Design Top_FFT, start of the top module:
module Top_FFT #(
    parameter   INTEGER_SIZE = 4,
                FRACT_SIZE = 14,
                NFFT = 64
) (
    input       wire                                             clk, rst,
    input       wire                                             start_FFT,
    input       wire    signed  [INTEGER_SIZE+FRACT_SIZE-1:0]    serial_in_r, serial_in_i,
    output      wire    signed  [INTEGER_SIZE+FRACT_SIZE-1:0]    serial_out_r, serial_out_i,
    output      wire                                             end_FFT, data_valid_FFT
);
localparam DATA_WIDTH = INTEGER_SIZE+FRACT_SIZE ;
wire    [$clog2(NFFT)-1:0]        start_stages;
wire    [DATA_WIDTH-1:0]        stage2_in_r, stage2_in_i;
wire    [DATA_WIDTH-1:0]        stage3_in_r, stage3_in_i;
wire    [DATA_WIDTH-1:0]        stage4_in_r, stage4_in_i;
wire    [DATA_WIDTH-1:0]        stage5_in_r, stage5_in_i;
wire    [DATA_WIDTH-1:0]        stage6_in_r, stage6_in_i;
wire    [DATA_WIDTH-1:0]        stage7_in_r, stage7_in_i;
FFT_1st_stage #(.INTEGER_SIZE(INTEGER_SIZE), .FRACT_SIZE(FRACT_SIZE), .STAGE_NO(1), .NFFT(NFFT)) ST1 (
    .clk(clk),
    .rst(rst),
    .start_conv(start_stages[0]),
    .serial_in_r(serial_in_r),
    .serial_in_i(serial_in_i),
    .serial_out_r(stage2_in_r),
    .serial_out_i(stage2_in_i)
);
FFT_2nd_stage #(.INTEGER_SIZE(INTEGER_SIZE), .FRACT_SIZE(FRACT_SIZE), .STAGE_NO(2), .NFFT(NFFT)) ST2 (
    .clk(clk),
    .rst(rst),
    .start_conv(start_stages[1]),
    .serial_in_r(stage2_in_r),
    .serial_in_i(stage2_in_i),
    .serial_out_r(stage3_in_r),
    .serial_out_i(stage3_in_i)
);
  ...
make LEC_CHECK=0 ABC_AREA=1 CAP_MARGIN=20 CORE_MARGIN=2 CORE_UTILIZATION=64 CTS_CLUSTER_SIZE=99 PLACE_DENSITY=0.6 SETUP_SLACK_MARGIN=0.51 SLEW_MARGIN=20 finish   # period 3.99 ns
run.sh (not shown) runs the stock make flow with config.mk's settings and CLKGATE_MAP_FILE=.
The first run aborted during global routing (ODB-0269).
==> next run, changes <==
- ABC_AREA: 1 -> unset
- CORE_UTILIZATION: 64 -> 65
- CTS_CLUSTER_SIZE: 99 -> unset
- SETUP_SLACK_MARGIN: 0.51 -> unset
- TNS_END_PERCENT: unset -> 5
- clock period: 3.99 -> 5.64 ns (I/O delays scaled with it)
The new run finished with negative setup slack left.
Area after synthesis falls by 3.8%.
Die size is lower by 5.2%.
Synthesized cell count came out lower by 16%.

Starting RTL as in the previous note.
Settings: LEC_CHECK=0, CAP_MARGIN=35, CORE_MARGIN=2, CORE_UTILIZATION=70, CTS_CLUSTER_DIAMETER=273, CTS_CLUSTER_SIZE=14, GPL_ROUTABILITY_DRIVEN=0, SETUP_SLACK_MARGIN=-0.31, SLEW_MARGIN=20, TNS_END_PERCENT=75; clock period 7.17 ns.
The starting point ended with an error in detailed placement (3_5_place_dp).
==> next run, changes <==
==> flow/config.mk (replaced) <==
export PLATFORM = sky130hd
export DESIGN_NAME = Top_FFT
export DESIGN_NICKNAME = Top_FFT
export VERILOG_FILES = /design/flow/design.v
export SDC_FILE = /design/flow/constraint.sdc
export NUM_CORES = 4
export LEC_CHECK = 0
export CAP_MARGIN = 20
export CORE_MARGIN = 2
export CORE_UTILIZATION = 61
export PLACE_DENSITY = 0.6
export SLEW_MARGIN = 20
==> flow/constraint.sdc (replaced) <==
create_clock -name core_clock -period 6.92 [get_ports {clk}]
set_input_delay 1.3840 -clock core_clock [delete_from_list [all_inputs] [get_ports {clk}]]
set_output_delay 1.3840 -clock core_clock [all_outputs]
set_load 0.01 [all_outputs]
The changed run produced a layout that fails on setup timing.
Synthesized cell count stays the same.
Die area came out higher by 15%.
Synthesized area does not change.
==> next run, changes <==
--- a/flow/config.mk
+++ b/flow/config.mk
@@ -6,7 +6,10 @@
 export NUM_CORES = 4
 export LEC_CHECK = 0
+export ABC_AREA = 1
 export CAP_MARGIN = 20
+export CORE_ASPECT_RATIO = 0.5
 export CORE_MARGIN = 2
-export CORE_UTILIZATION = 61
+export CORE_UTILIZATION = 70
+export CTS_CLUSTER_DIAMETER = 227
 export PLACE_DENSITY = 0.6
 export SLEW_MARGIN = 20
Result:
- Now the flow did not get past global routing (5_1_grt) (GRT-0116)
- synthesized area rises by a few percent
- die size falls by roughly a tenth
- synthesized cell count rises by about a fifth
==> next run, changes <==
==> flow/config.mk (replaced) <==
export PLATFORM = sky130hd
export DESIGN_NAME = Top_FFT
export DESIGN_NICKNAME = Top_FFT
export VERILOG_FILES = /design/flow/design.v
export SDC_FILE = /design/flow/constraint.sdc
export NUM_CORES = 4
export LEC_CHECK = 0
export CAP_MARGIN = 20
export CORE_MARGIN = 2
export CORE_UTILIZATION = 40
export PLACE_DENSITY = 0.6
export SLEW_MARGIN = 20
==> flow/constraint.sdc (replaced) <==
create_clock -name core_clock -period 12.0 [get_ports {clk}]
set_input_delay 2.4000 -clock core_clock [delete_from_list [all_inputs] [get_ports {clk}]]
set_output_delay 2.4000 -clock core_clock [all_outputs]
set_load 0.01 [all_outputs]
Effect: The changed run produced a clean layout; die area grows by 68%; synthesized cell count drops by 16%; synthesized area fell by 3.8%.

indigo:
Top_FFT again, from the RTL that the note above started with.
Settings: LEC_CHECK=0, CAP_MARGIN=10, CORE_MARGIN=2, CORE_UTILIZATION=50, CTS_CLUSTER_DIAMETER=72, CTS_CLUSTER_SIZE=15, GPL_ROUTABILITY_DRIVEN=1, GPL_TIMING_DRIVEN=0, PLACE_DENSITY_LB_ADDON=0.05, SETUP_SLACK_MARGIN=-0.31, SLEW_MARGIN=20, TNS_END_PERCENT=75; clock period 8.4 ns.
indigo finished all stages; layout check result: FAIL, due to negative setup slack.
Input changes introduced in willow (baseline for comparison: indigo):
Settings: SETUP_SLACK_MARGIN: -0.31 -> 1.59; GPL_TIMING_DRIVEN: 0 -> unset; CORE_ASPECT_RATIO: unset -> 0.5; CTS_CLUSTER_SIZE: 15 -> 54; ABC_AREA: unset -> 1; CAP_MARGIN: 10 -> 5; CORE_UTILIZATION: 50 -> 70; PLACE_DENSITY_LB_ADDON: 0.05 -> unset; the clock period (ns, I/O delays scaled along): 8.4 -> 5.96.
==> comparison <==
FAIL willow @ global routing: tool exited with error
Against indigo, willow comes in 3356 higher on synthesized cell count.
[compare] base=indigo new=willow: number of buffers inserted to repair setup after CTS saw a decrease; post-cts gate resize count decreased by about 40% relative to the old numbers; portion of the post-synthesis area used by sequential elements fell 1.5 points.
Taking indigo as the reference, in willow worst setup slack after placement increased by 2.37 ns relative to the old numbers; Yosys chip area rose by 8100 um^2.
The following lists how lagoon was set up differently from willow:
Settings: ABC_AREA: 1 -> unset; CORE_ASPECT_RATIO: 0.5 -> unset; CTS_CLUSTER_SIZE: 54 -> 33; CORE_UTILIZATION: 70 -> 61; PLACE_DENSITY_LB_ADDON: unset -> 0.05; SETUP_SLACK_MARGIN: 1.59 -> 0.82; the clock period (ns, I/O delays scaled along): 5.96 -> 8.4.
Notes after the runs:
- The flow did not stop early for lagoon: all stages ran, and the layout cleared the timing, DRC and antenna checks.
- Compared with willow, lagoon shows netlist area before placement that has gone down by a few percent.
- Horizontal die dimension (lagoon / willow): 0.74
- Area of the placeable core (lagoon over willow): increase, 32000 um^2
- lagoon vs. willow: portion of the post-synthesis area used by sequential elements higher; instance tally after logic synthesis saw a decrease; site row count increased 49%.
- Mean cell area of the mapped netlist | lagoon above willow
Input-level comparison between juniper and lagoon:
Settings: CORE_UTILIZATION: 61 -> 58; SETUP_SLACK_MARGIN: 0.82 -> -0.31; the clock period (ns, I/O delays scaled along): 8.4 -> 6.32.
==> results <==
- To summarise juniper: no stage aborted, but the layout did not pass its checks, failing on negative setup slack.
- Compared with lagoon, juniper shows final estimated routing congestion in global placement that has gone up slightly.
- The fmax of juniper exceeds that of lagoon by about 1.6%.
- In juniper, slew at the pin with the worst max-slew slack is higher than in lagoon.
- Highest metal layer with signal wires: met4 -> lagoon, met5 -> juniper
What raven does differently from juniper at the input level:
Settings: an added PLACE_DENSITY of 0.62; a change of CORE_UTILIZATION from 58 to 61; a deleted PLACE_DENSITY_LB_ADDON that had been 0.05; a change of the clock period (ns, I/O delays scaled along) from 6.32 to 5.97.
### Flow results
raven had finished all stages when the layout checks came back failing, citing negative setup slack. Per the comparison of raven with juniper, number of cell instances on the worst register-to-register path rose 2, wire length of the first global-routing pass picked up an extra 4200 um, relative contribution of the clock network to total power went down 2.0 points. Compared with juniper, in raven arrival time at the worst endpoint went down 0.05 ns; met2 wirelength from detailed routing went up 3800 um. Per the comparison of raven with juniper, total length of routed wires flat; synthesis area per yosys flat.
#### Input delta (quartz over raven)
Settings: a change of CAP_MARGIN from 5 to 20; a deleted GPL_ROUTABILITY_DRIVEN that had been 1; a deleted TNS_END_PERCENT that had been 75; a deleted CTS_CLUSTER_SIZE that had been 33; a change of PLACE_DENSITY from 0.62 to 0.6; a change of CORE_UTILIZATION from 61 to 70; a deleted CTS_CLUSTER_DIAMETER that had been 72; a deleted SETUP_SLACK_MARGIN that had been -0.31; a change of the clock period (ns, I/O delays scaled along) from 5.97 to 8.97.
==> results <==
Comparing quartz against raven, there is no change at all in number of flops mapped to enable cells by yosys. quartz vs raven — average vias per placed instance climbed by more than 10%. The critical path data arrival time number comes out higher for quartz vs raven. Looking only at CTS H-tree depth, and setting everything else aside, the lower value of raven and quartz goes to raven. Total length of routed wires: quartz > raven. Comparing raven and quartz, the lower total clock buffers created by CTS is on raven. STATUS register-to-register slack: quartz wins against raven. Every run in raven and quartz closed cleanly, with the single exception of raven. quartz vs. raven: final critical-path share of the clock period decreased by 37 points relative to the old numbers; maximum fanout count along the critical path up 3; sequential cell area share increased by 1.5 points relative to the old numbers; total global-route track usage went up 7.0 points.

Starting RTL as in the previous note.
==> flow/design.v (excerpt) <==
module Top_FFT #(
    parameter   INTEGER_SIZE = 4,
                FRACT_SIZE = 14,
                NFFT = 64
) (
    input       wire                                             clk, rst,
    input       wire                                             start_FFT,
    input       wire    signed  [INTEGER_SIZE+FRACT_SIZE-1:0]    serial_in_r, serial_in_i,
    output      wire    signed  [INTEGER_SIZE+FRACT_SIZE-1:0]    serial_out_r, serial_out_i,
    output      wire                                             end_FFT, data_valid_FFT
);
localparam DATA_WIDTH = INTEGER_SIZE+FRACT_SIZE ;
wire    [$clog2(NFFT)-1:0]        start_stages;
wire    [DATA_WIDTH-1:0]        stage2_in_r, stage2_in_i;
wire    [DATA_WIDTH-1:0]        stage3_in_r, stage3_in_i;
wire    [DATA_WIDTH-1:0]        stage4_in_r, stage4_in_i;
wire    [DATA_WIDTH-1:0]        stage5_in_r, stage5_in_i;
wire    [DATA_WIDTH-1:0]        stage6_in_r, stage6_in_i;
  ...
export LEC_CHECK = 0
export CAP_MARGIN = 20
export CORE_MARGIN = 2
export CORE_UTILIZATION = 72
export CTS_CLUSTER_SIZE = 10
export PLACE_DENSITY = 0.6
export SETUP_SLACK_MARGIN = 2.05
export SLEW_MARGIN = 20
export TNS_END_PERCENT = 5
create_clock -name core_clock -period 9.73 [get_ports {clk}]
The baseline did not get past 3_5_place_dp on DPL-0033.
==> next run, changes <==
--- a/flow/config.mk
+++ b/flow/config.mk
@@ -9,7 +9,5 @@
 export CORE_MARGIN = 2
 export CORE_UTILIZATION = 72
-export CTS_CLUSTER_SIZE = 10
 export PLACE_DENSITY = 0.6
-export SETUP_SLACK_MARGIN = 2.05
 export SLEW_MARGIN = 20
 export TNS_END_PERCENT = 5
==> flow/constraint.sdc (replaced) <==
create_clock -name core_clock -period 8.03 [get_ports {clk}]
set_input_delay 1.6060 -clock core_clock [delete_from_list [all_inputs] [get_ports {clk}]]
set_output_delay 1.6060 -clock core_clock [all_outputs]
set_load 0.01 [all_outputs]
Effect:
- The changed run never finished: it broke off in 5_1_grt, error DPL-0033
- synthesized area is unchanged
- synthesized cell count does not change
- die area is unchanged
==> next run, changes <==
--- a/flow/config.mk
+++ b/flow/config.mk
@@ -8,6 +8,5 @@
 export CAP_MARGIN = 20
 export CORE_MARGIN = 2
-export CORE_UTILIZATION = 72
+export CORE_UTILIZATION = 16
 export PLACE_DENSITY = 0.6
 export SLEW_MARGIN = 20
-export TNS_END_PERCENT = 5
==> flow/constraint.sdc (replaced) <==
create_clock -name core_clock -period 12.5 [get_ports {clk}]
set_input_delay 2.5000 -clock core_clock [delete_from_list [all_inputs] [get_ports {clk}]]
set_output_delay 2.5000 -clock core_clock [all_outputs]
set_load 0.01 [all_outputs]
This time the run completed with no timing, DRC or antenna violations.
Area after synthesis does not change.
Die size goes up to 4.5 times its value.
Synthesized cell count is unchanged.
==> next run, changes <==
--- a/flow/config.mk
+++ b/flow/config.mk
@@ -8,5 +8,5 @@
 export CAP_MARGIN = 20
 export CORE_MARGIN = 2
-export CORE_UTILIZATION = 16
+export CORE_UTILIZATION = 40
 export PLACE_DENSITY = 0.6
 export SLEW_MARGIN = 20
==> flow/constraint.sdc (replaced) <==
create_clock -name core_clock -period 10.7 [get_ports {clk}]
set_input_delay 2.1400 -clock core_clock [delete_from_list [all_inputs] [get_ports {clk}]]
set_output_delay 2.1400 -clock core_clock [all_outputs]
set_load 0.01 [all_outputs]
Outcome:
- area after synthesis does not change
- setup slack got worse by 0.85 ns
- final cell count decreases by a quarter to a third
- worst hold slack gets worse by 0.0041 ns
- clock-buffer cell count rose by 75
- first-iteration DRC count decreases by a few percent
- via count drops slightly
- die size is lower by well over a third
- total power goes up by a quarter to a third
- utilization went up by 26 points
- non-clock buffer count goes up by 75
==> next run, changes <==
--- a/flow/config.mk
+++ b/flow/config.mk
@@ -8,5 +8,5 @@
 export CAP_MARGIN = 20
 export CORE_MARGIN = 2
-export CORE_UTILIZATION = 40
+export CORE_UTILIZATION = 64
 export PLACE_DENSITY = 0.6
 export SLEW_MARGIN = 20
==> flow/constraint.sdc (replaced) <==
create_clock -name core_clock -period 12.6 [get_ports {clk}]
set_input_delay 2.5200 -clock core_clock [delete_from_list [all_inputs] [get_ports {clk}]]
set_output_delay 2.5200 -clock core_clock [all_outputs]
set_load 0.01 [all_outputs]
What happened:
- sequential cell count stays the same
- die area fell by 37%
- total power goes down by 16%
- design area drops by about 1.9%
- synthesized area is unchanged
- worst hold slack improves by 0.025 ns
- sequential power came out lower by about 10%
- utilization increases by 25 points
- non-clock buffer count fell by 53

Starting RTL as in the previous note.
Settings: LEC_CHECK=0, ABC_AREA=0, CAP_MARGIN=20, CELL_PAD_IN_SITES_DETAIL_PLACEMENT=1, CELL_PAD_IN_SITES_GLOBAL_PLACEMENT=2, CORE_MARGIN=6, CORE_UTILIZATION=40, GPL_ROUTABILITY_DRIVEN=1, MAX_ROUTING_LAYER=met4, MIN_ROUTING_LAYER=met1, PLACE_DENSITY_LB_ADDON=0.01, SLEW_MARGIN=35, TNS_END_PERCENT=15; clock period 12.0 ns.
The first run went through all stages and came out clean.
Edit:
Settings changed: ABC_AREA 0 to 1, HOLD_SLACK_MARGIN set to -0.05, TNS_END_PERCENT 15 to 35.
=> Area after synthesis increases by 3.9%; clock skew decreases by 0.014 ns; flip-flop count stays the same; clock-buffer cell count shrinks by 17; critical path depth is lower by 2.
Edit:
Settings changed: ABC_AREA 1 to unset, CELL_PAD_IN_SITES_DETAIL_PLACEMENT 1 to unset, CELL_PAD_IN_SITES_GLOBAL_PLACEMENT 2 to unset, CORE_MARGIN 6 to 2, GPL_ROUTABILITY_DRIVEN 1 to unset, HOLD_SLACK_MARGIN -0.05 to unset, MAX_ROUTING_LAYER met4 to unset, MIN_ROUTING_LAYER met1 to unset, PLACE_DENSITY set to 0.6, PLACE_DENSITY_LB_ADDON 0.01 to unset, SLEW_MARGIN 35 to 20, TNS_END_PERCENT 35 to unset.
Clock period 12.0 ns to 13.3 ns, I/O delays scaled along.
After rerunning: Synthesized area decreases by about 4%; sequential share of layout area rises by 1.6 points; die area decreases by about 6%; clock power decreases by about 10%; synthesized cell count goes down by 16%; fmax fell by about 12%; global-route usage came out lower by 7.1 points; routed wire length came out lower by about 32%; clock-buffer cell count drops by 19; setup slack is better by 0.0052 ns; final cell count went down by about 13%.
Edit:
Settings changed: CORE_UTILIZATION 40 to 15.
Clock period 13.3 ns to 10.7 ns, I/O delays scaled along.
=>
- The changed run finished with timing, DRC and antenna clean
- first-iteration DRC count rose by roughly a tenth
- power climbs by about a fifth
- area after synthesis does not change
- clock power came out higher by roughly a tenth
- cell area increases by a few percent
- wire length fell by a few percent
- via count is lower slightly
Power is estimated from default activity; no workload was simulated.
